==> job 5046: inputs <==
==> flow/design.v <==
module pow_5_pipe
(
    input             clock,
    input      [17:0] n,
    output reg [17:0] n_pow_5
);
    reg [17:0] n_1, n_2, n_3;
    reg [17:0] n_pow_2, n_pow_3, n_pow_4;
    always @(posedge clock)
    begin
        n_1 <= n;
        n_2 <= n_1;
        n_3 <= n_2;
        n_pow_2 <= n * n;
        n_pow_3 <= n_pow_2 * n_1;
        n_pow_4 <= n_pow_3 * n_2;
        n_pow_5 <= n_pow_4 * n_3;
    end
endmodule
==> flow/run.sh <==
#!/bin/bash
# the make line also repeats each setting of config.mk as NAME=value (left out here)
make -C /OpenROAD-flow-scripts/flow DESIGN_CONFIG=/design/flow/config.mk WORK_HOME=/design/flow/orfs CLKGATE_MAP_FILE= finish
==> flow/config.mk <==
export PLATFORM = sky130hd
export DESIGN_NAME = pow_5_pipe
export DESIGN_NICKNAME = pow_5_pipe
export VERILOG_FILES = /design/flow/design.v
export SDC_FILE = /design/flow/constraint.sdc
export NUM_CORES = 4
export LEC_CHECK = 0
export ABC_AREA = 1
export CAP_MARGIN = 40
export CORE_MARGIN = 2
export CORE_UTILIZATION = 38
export CTS_CLUSTER_DIAMETER = 331
export CTS_CLUSTER_SIZE = 100
export PLACE_DENSITY = 0.68
export SETUP_SLACK_MARGIN = 0.19
export SLEW_MARGIN = 20
==> flow/constraint.sdc <==
create_clock -name core_clock -period 4.34 [get_ports {clock}]
set_input_delay 0.8680 -clock core_clock [delete_from_list [all_inputs] [get_ports {clock}]]
set_output_delay 0.8680 -clock core_clock [all_outputs]
set_load 0.01 [all_outputs]
==> job 5865: changes against job 5046 <==
- ABC_AREA: 1 -> 0
- CORE_UTILIZATION: 38 -> 72
- CTS_CLUSTER_DIAMETER: 331 -> unset
- CTS_CLUSTER_SIZE: 100 -> unset
- PLACE_DENSITY: 0.68 -> 0.78
==> flow/constraint.sdc (replaced) <==
create_clock -name core_clock -period 5.04 [get_ports {clock}]
set_input_delay 1.0080 -clock core_clock [delete_from_list [all_inputs] [get_ports {clock}]]
set_output_delay 1.0080 -clock core_clock [all_outputs]
set_load 0.01 [all_outputs]
==> qor summary <==
metric	job 5046	job 5865
Run status	finished with violations	finished with violations
Reasons for failing layout checks	setup timing	setup timing
Iteration tally of the first detailed-router pass	5	14
Met3 Usage GRT	0.0221	0.0587
Post-synthesis instance total	2978	2316
Inverters	1007	623
Routability-driven placement congestion ratio	0.852	0.918
Number of post-CTS setup repair buffers	70	53
Synthesized cell area	0.0227 mm2	0.0211 mm2
Die Width	248 um	175 um
Fin worst setup slack	-446 ps	-403 ps
Global-route wire length before repair	92.7 mm	91.8 mm
Worst setup path endpoint	n_pow_5[17]	n_pow_2[15]
Sum of routed wire segments on met1	22.5 mm	19.6 mm
Reg-to-reg startpoint	n_pow_4[6]	n_pow_3[9]
Pre-CTS setup slack	-1480 ps	-1100 ps
Well-tap cell count	773	384
Area overhead of the layout relative to synthesis	33.6%	22.9%
GR Layer Usage met1	0.214	0.410
DR WL met2	29.9 mm	32.1 mm
Routed via count	18600	17100
Critical Path Stages	20	24

---

==> onyx: inputs <==
// pow_5_pipe: RTL as listed in full above, without the edits since
export LEC_CHECK = 0
export CAP_MARGIN = 20
export CORE_MARGIN = 2
export CORE_UTILIZATION = 40
export GPL_TIMING_DRIVEN = 0
export PLACE_DENSITY_LB_ADDON = 0.09
export SETUP_SLACK_MARGIN = 0.51
export SLEW_MARGIN = 25
create_clock -name core_clock -period 6.4 [get_ports {clock}]
run.sh (not shown) runs the stock make flow with config.mk's settings and CLKGATE_MAP_FILE=.
==> delta: changes against onyx <==
--- a/flow/config.mk
+++ b/flow/config.mk
@@ -9,6 +9,3 @@
 export CORE_MARGIN = 2
-export CORE_UTILIZATION = 40
-export GPL_TIMING_DRIVEN = 0
-export PLACE_DENSITY_LB_ADDON = 0.09
-export SETUP_SLACK_MARGIN = 0.51
-export SLEW_MARGIN = 25
+export CORE_UTILIZATION = 69
+export SLEW_MARGIN = 20
==> flow/constraint.sdc (replaced) <==
create_clock -name core_clock -period 6.23 [get_ports {clock}]
set_input_delay 1.2460 -clock core_clock [delete_from_list [all_inputs] [get_ports {clock}]]
set_output_delay 1.2460 -clock core_clock [all_outputs]
set_load 0.01 [all_outputs]
==> amber: changes against onyx <==
--- a/flow/config.mk
+++ b/flow/config.mk
@@ -8,4 +8,9 @@
 export CAP_MARGIN = 20
-export CORE_MARGIN = 2
+export CELL_PAD_IN_SITES_GLOBAL_PLACEMENT = 3
+export CORE_ASPECT_RATIO = 1.93
+export CORE_MARGIN = 8
 export CORE_UTILIZATION = 40
+export CTS_CLUSTER_DIAMETER = 143
+export CTS_CLUSTER_SIZE = 77
+export GPL_ROUTABILITY_DRIVEN = 0
 export GPL_TIMING_DRIVEN = 0
==> flow/constraint.sdc (replaced) <==
create_clock -name core_clock -period 5.56 [get_ports {clock}]
set_input_delay 1.1120 -clock core_clock [delete_from_list [all_inputs] [get_ports {clock}]]
set_output_delay 1.1120 -clock core_clock [all_outputs]
set_load 0.01 [all_outputs]
==> results <==
|  | onyx | delta | amber |
|---|---|---|---|
| Status | finished clean | finished clean | finished clean |
| GR Util met1 | 26.4% | 40.1% | 20.0% |
| Depth of the worst register-to-register path | 15 | 17 | 19 |
| Vias per cell | 4.67 | 5.25 | 4.82 |
| Cell resize tally after clock tree synthesis | 65 | 0 | 352 |
| Number of buffers inserted by post-CTS setup repair | 3 | 0 | 47 |
| Post-placement cell area | 22400 sq um | 22300 sq um | 22500 sq um |
| Layout Area Growth over Synthesis | 9.93% | 8.19% | 18.4% |
| Data arrival at the endpoint of the critical path | 6080 ps | 6270 ps | 5730 ps |
| Critical path buffers and inverters | 6 | 5 | 6 |
| GR Layer Usage met2 | 38.1% | 58.9% | 46.3% |
| Flop area | 2440 sq um | 2440 sq um | 2550 sq um |
| Critical register-to-register path endpoint | n_pow_3[17] | n_pow_4[17] | n_pow_5[17] |

---

==> ember <==
Starts from the design.v that is shown in full above.
Settings: LEC_CHECK=0, CAP_MARGIN=20, CORE_MARGIN=2, CORE_UTILIZATION=64, MAX_ROUTING_LAYER=met4, SLEW_MARGIN=20; clock period 4.38 ns.
==> fjord: changes against ember <==
Settings changed: CORE_UTILIZATION 64 to 72, MAX_ROUTING_LAYER met4 to default, PLACE_DENSITY from default to 0.4, SETUP_SLACK_MARGIN from default to 0.52, TNS_END_PERCENT from default to 5.
==> flow/constraint.sdc (replaced) <==
create_clock -name core_clock -period 3.89 [get_ports {clock}]
set_input_delay 0.7780 -clock core_clock [delete_from_list [all_inputs] [get_ports {clock}]]
set_output_delay 0.7780 -clock core_clock [all_outputs]
set_load 0.01 [all_outputs]
==> comparison table <==
| item | fjord | ember |
|---|---|---|
| Routed length on met3 | 3100 microns | 2960 microns |
| Outcome | failed layout checks | failed layout checks |
| Layout check failures | setup timing | setup timing |
| Worst setup startpoint | n[6] | n[3] |
| Worst setup timing slack at the placement stage | -2.09 ns | -1.63 ns |
| Wire length on met2 | 30800 microns | 28600 microns |
| End of the worst register-to-register path | n_pow_5[17]$_DFF_P_ | n_pow_3[16]$_DFF_P_ |
| Combined flip-flop and latch cell area | 0.00254 sq mm | 0.00259 sq mm |
| Portion of the layout cell area used by clock cells | 2.48% | 2.23% |

---

==> inputs of 06-01 <==
RTL: the design.v shown in full above, as it stands there.
Settings: LEC_CHECK=0, ABC_AREA=0, CAP_MARGIN=30, CORE_MARGIN=3, CORE_UTILIZATION=58, GPL_TIMING_DRIVEN=0, PLACE_DENSITY=0.68, SETUP_SLACK_MARGIN=1.22, SLEW_MARGIN=0; clock period 4.34 ns.
==> 10-07: changes against 06-01 <==
==> flow/config.mk (replaced) <==
export PLATFORM = sky130hd
export DESIGN_NAME = pow_5_pipe
export DESIGN_NICKNAME = pow_5_pipe
export VERILOG_FILES = /design/flow/design.v
export SDC_FILE = /design/flow/constraint.sdc
export NUM_CORES = 4
export LEC_CHECK = 0
export ABC_AREA = 1
export CAP_MARGIN = 40
export CORE_MARGIN = 2
export CORE_UTILIZATION = 38
export GPL_TIMING_DRIVEN = 0
export PLACE_DENSITY = 0.68
export SETUP_SLACK_MARGIN = 1.01
export SLEW_MARGIN = 20
==> results <==
item	06-01	10-07
Num rows	69	89
Slowest cell on crit path	fa_1	fa_2
Footprint of the flip-flops and latches	2590 sq um	2550 sq um
Plain + repair buffers	216	270
Clk ins delay skew pair	440 ps	460 ps
Critical register-to-register path startpoint	n_2[7]	n_2[3]
Status	complete, but fails checks	complete, but fails checks
Reasons for failing layout checks	setup timing	setup timing
Number of DRC violations after detailed-routing iteration 0	732	946
Multi-In Gates	1516	1759
End of the critical path	n_pow_2[16]	n_pow_2[17]
Final standard cell utilization of the core	73.2%	49.3%
Seq area share	9.89%	8.79%

---

==> build 17 <==
Starts from the design.v that is shown in full above.
Settings: LEC_CHECK=0, ABC_AREA=1, CAP_MARGIN=20, CORE_ASPECT_RATIO=1.43, CORE_MARGIN=2, CORE_UTILIZATION=72, CTS_CLUSTER_SIZE=10, SLEW_MARGIN=20; clock period 4.27 ns.
==> build 12: changes against build 17 <==
- CAP_MARGIN: 20 -> 40
- CORE_ASPECT_RATIO: 1.43 -> unset
- CTS_CLUSTER_SIZE: 10 -> 89
- PLACE_DENSITY: unset -> 0.35
- SETUP_SLACK_MARGIN: unset -> 0.19
==> flow/constraint.sdc (replaced) <==
create_clock -name core_clock -period 5.04 [get_ports {clock}]
set_input_delay 1.0080 -clock core_clock [delete_from_list [all_inputs] [get_ports {clock}]]
set_output_delay 1.0080 -clock core_clock [all_outputs]
set_load 0.01 [all_outputs]
==> trial 45: changes against build 17 <==
- ABC_AREA: 1 -> unset
- CORE_ASPECT_RATIO: 1.43 -> unset
- CTS_CLUSTER_DIAMETER: unset -> 85
- CTS_CLUSTER_SIZE: 10 -> unset
- PLACE_DENSITY_LB_ADDON: unset -> 0.26
- SLEW_MARGIN: 20 -> 40
==> flow/constraint.sdc (replaced) <==
create_clock -name core_clock -period 5.16 [get_ports {clock}]
set_input_delay 1.0320 -clock core_clock [delete_from_list [all_inputs] [get_ports {clock}]]
set_output_delay 1.0320 -clock core_clock [all_outputs]
set_load 0.01 [all_outputs]
==> results <==
quantity	trial 45	build 12	build 17
Hold path start	n_2[17]	n_2[17]	-
Number of placement rows	62	64	77
Synthesized instance count	2316	2978	2978
Post-layout period usage	107.8%	103.5%	-
Destination of the worst hold path	n_3[17]	n_3[17]	-
Max-capacitance violation count	0	0	-
Worst setup slack before clock tree synthesis	-1.013 ns	-1.071 ns	-1.574 ns
Cell count listed in synth_stat.txt	2316	2978	2978
Kind of end point of the critical path	flop	flop	-
Critical-path cell with the highest stage delay	fa_1	fa_2	-
Result of the run	failed layout checks	failed layout checks	aborted with a tool error
Last stage reached	-	-	5_1_grt
Violated checks	setup timing	setup timing	-
M1 wire length	19910 um	22760 um	-
Worst Hold Slack	0.3713 ns	0.3516 ns	-
Area share of and-or/or-and cells after synthesis	3.177%	2.295%	2.295%
Number of buffers outside the clock class in the layout	224	288	-
Buffer and inverter count on the worst path	5	8	-
Core Box Area	0.02878 mm2	0.03083 mm2	0.03093 mm2

---

==> inputs of 09-06 <==
RTL: the design.v shown in full above, as it stands there.
Settings: LEC_CHECK=0, CAP_MARGIN=20, CORE_MARGIN=2, CORE_UTILIZATION=72, CTS_CLUSTER_SIZE=50, MAX_ROUTING_LAYER=met4, PLACE_DENSITY=0.66, SLEW_MARGIN=20; clock period 4.38 ns.
==> 04-16 (differences from 09-06) <==
- CORE_UTILIZATION: 72 -> 40
- CTS_CLUSTER_SIZE: 50 -> unset
- MAX_ROUTING_LAYER: met4 -> unset
- PLACE_DENSITY: 0.66 -> unset
==> flow/constraint.sdc (replaced) <==
create_clock -name core_clock -period 6.23 [get_ports {clock}]
set_input_delay 1.2460 -clock core_clock [delete_from_list [all_inputs] [get_ports {clock}]]
set_output_delay 1.2460 -clock core_clock [all_outputs]
set_load 0.01 [all_outputs]
==> results <==
09-06 failed in global routing on GRT-0232. 04-16 finished with timing, DRC and antenna clean.
In 09-06 the die area is lower than in 04-16, by about 44%.
Synthesized area is the same in 04-16 and 09-06.
In synthesized cell count, 09-06 and 04-16 do not differ.

---

==> run a: inputs <==
// pow_5_pipe: RTL as listed in full above, without the edits since
clock: 3.89 ns
lec_check: 0
abc_area: 1
cap_margin: 20
core_margin: 2
core_utilization: 72
place_density_lb_addon: 0.08
setup_slack_margin: -0.37
slew_margin: 20
tns_end_percent: 5
==> inputs of run b, as changes to run a <==
Settings changed: ABC_AREA 1 to default, CORE_UTILIZATION 72 to 64, CTS_CLUSTER_DIAMETER from default to 306, CTS_CLUSTER_SIZE from default to 100, PLACE_DENSITY_LB_ADDON 0.08 to default, SETUP_SLACK_MARGIN -0.37 to default, TNS_END_PERCENT 5 to default.
==> flow/constraint.sdc (replaced) <==
create_clock -name core_clock -period 6.4 [get_ports {clock}]
set_input_delay 1.2800 -clock core_clock [delete_from_list [all_inputs] [get_ports {clock}]]
set_output_delay 1.2800 -clock core_clock [all_outputs]
set_load 0.01 [all_outputs]
==> qor summary <==
quantity                                                                              run a                run b
Post-CTS Setup Repair Bufs                                                               13                    0
First-pass GRT wire length                                                        103000 um             81900 um
Placeable core area                                                              30800 um^2           32500 um^2
Number of unique standard cell types used by synthesis                                   38                   41
Critical path origin                                                     n_pow_4[7]$_DFF_P_                 n[4]
Met3 routed wirelength                                                              5180 um              2040 um
Total die area                                                                   32900 um^2           34500 um^2
Number of cells on the critical path                                                     18                   21
Area of combinational cells with multiple inputs                                 16700 um^2           16200 um^2
Actual transition at the worst max-transition pin                                  0.565 ns             0.856 ns
Finish-stage setup viols                                                                 47                    0
Outcome                                                          complete, but fails checks  no timing/DRC/antenna violations
Reasons for failing layout checks                                              setup timing                    -
End-of-flow core utilization                                                          88.3%                70.4%
Detailed Route WL                                                                  65000 um             48500 um
Multi-input gate share of the layout cell area                                        61.5%                70.5%
Reg-to-reg endpoint                                                     n_pow_5[17]$_DFF_P_  n_pow_3[16]$_DFF_P_
Last weighted congestion value of the routability-driven placer                       0.924                0.856
Slew HR                                                                               62.3%                42.8%
Total non-filler cell area in the finished layout                                27200 um^2           22900 um^2
Fraction of met3 tracks used by global routing                                        7.60%                3.46%
Crit path DAT                                                                       5.75 ns              6.44 ns
Via count of the first global-routing pass                                            22200                16300
Unrepaired setup endpoints after global routing                                         yes                   no
Required time worst endpoint                                                        4.23 ns              6.71 ns
M2 GR Usage                                                                           71.8%                57.5%

---

==> build 86: inputs <==
Starts from the design.v that is shown in full above.
clock: 4.95 ns
lec_check: 0
cap_margin: 0
core_margin: 2
core_utilization: 72
cts_cluster_diameter: 210
place_density_lb_addon: 0.02
setup_slack_margin: -0.36
slew_margin: 20
==> trial 38: changes against build 86 <==
CAP_MARGIN = 20   (was 0)
CTS_CLUSTER_DIAMETER = unset   (was 210)
CTS_CLUSTER_SIZE = 50   (was unset)
MAX_ROUTING_LAYER = met4   (was unset)
PLACE_DENSITY = 0.65   (was unset)
PLACE_DENSITY_LB_ADDON = unset   (was 0.02)
SETUP_SLACK_MARGIN = unset   (was -0.36)
==> flow/constraint.sdc (replaced) <==
create_clock -name core_clock -period 4.38 [get_ports {clock}]
set_input_delay 0.8760 -clock core_clock [delete_from_list [all_inputs] [get_ports {clock}]]
set_output_delay 0.8760 -clock core_clock [all_outputs]
set_load 0.01 [all_outputs]
==> run summary <==
run results: outcome did not finish, Exit stage global routing, Log Error [ERROR GRT-0232] Routing congestion too high. Check the congestion heatmap in the GUI., DP Area 24,400 sq um, grt ovf about 230
[end of results for trial 38]
==> run summary <==
flow finished, numbers: SO Viols setup timing, Cells after Synth 2,316, core area ~29,000 sq um, final setup vio count 19, Critical Path AT 5.58 ns, outcome complete, but fails checks, final worst setup slack -0.311 ns, tool warnings 30, grt ovf 0
[end of results for build 86]
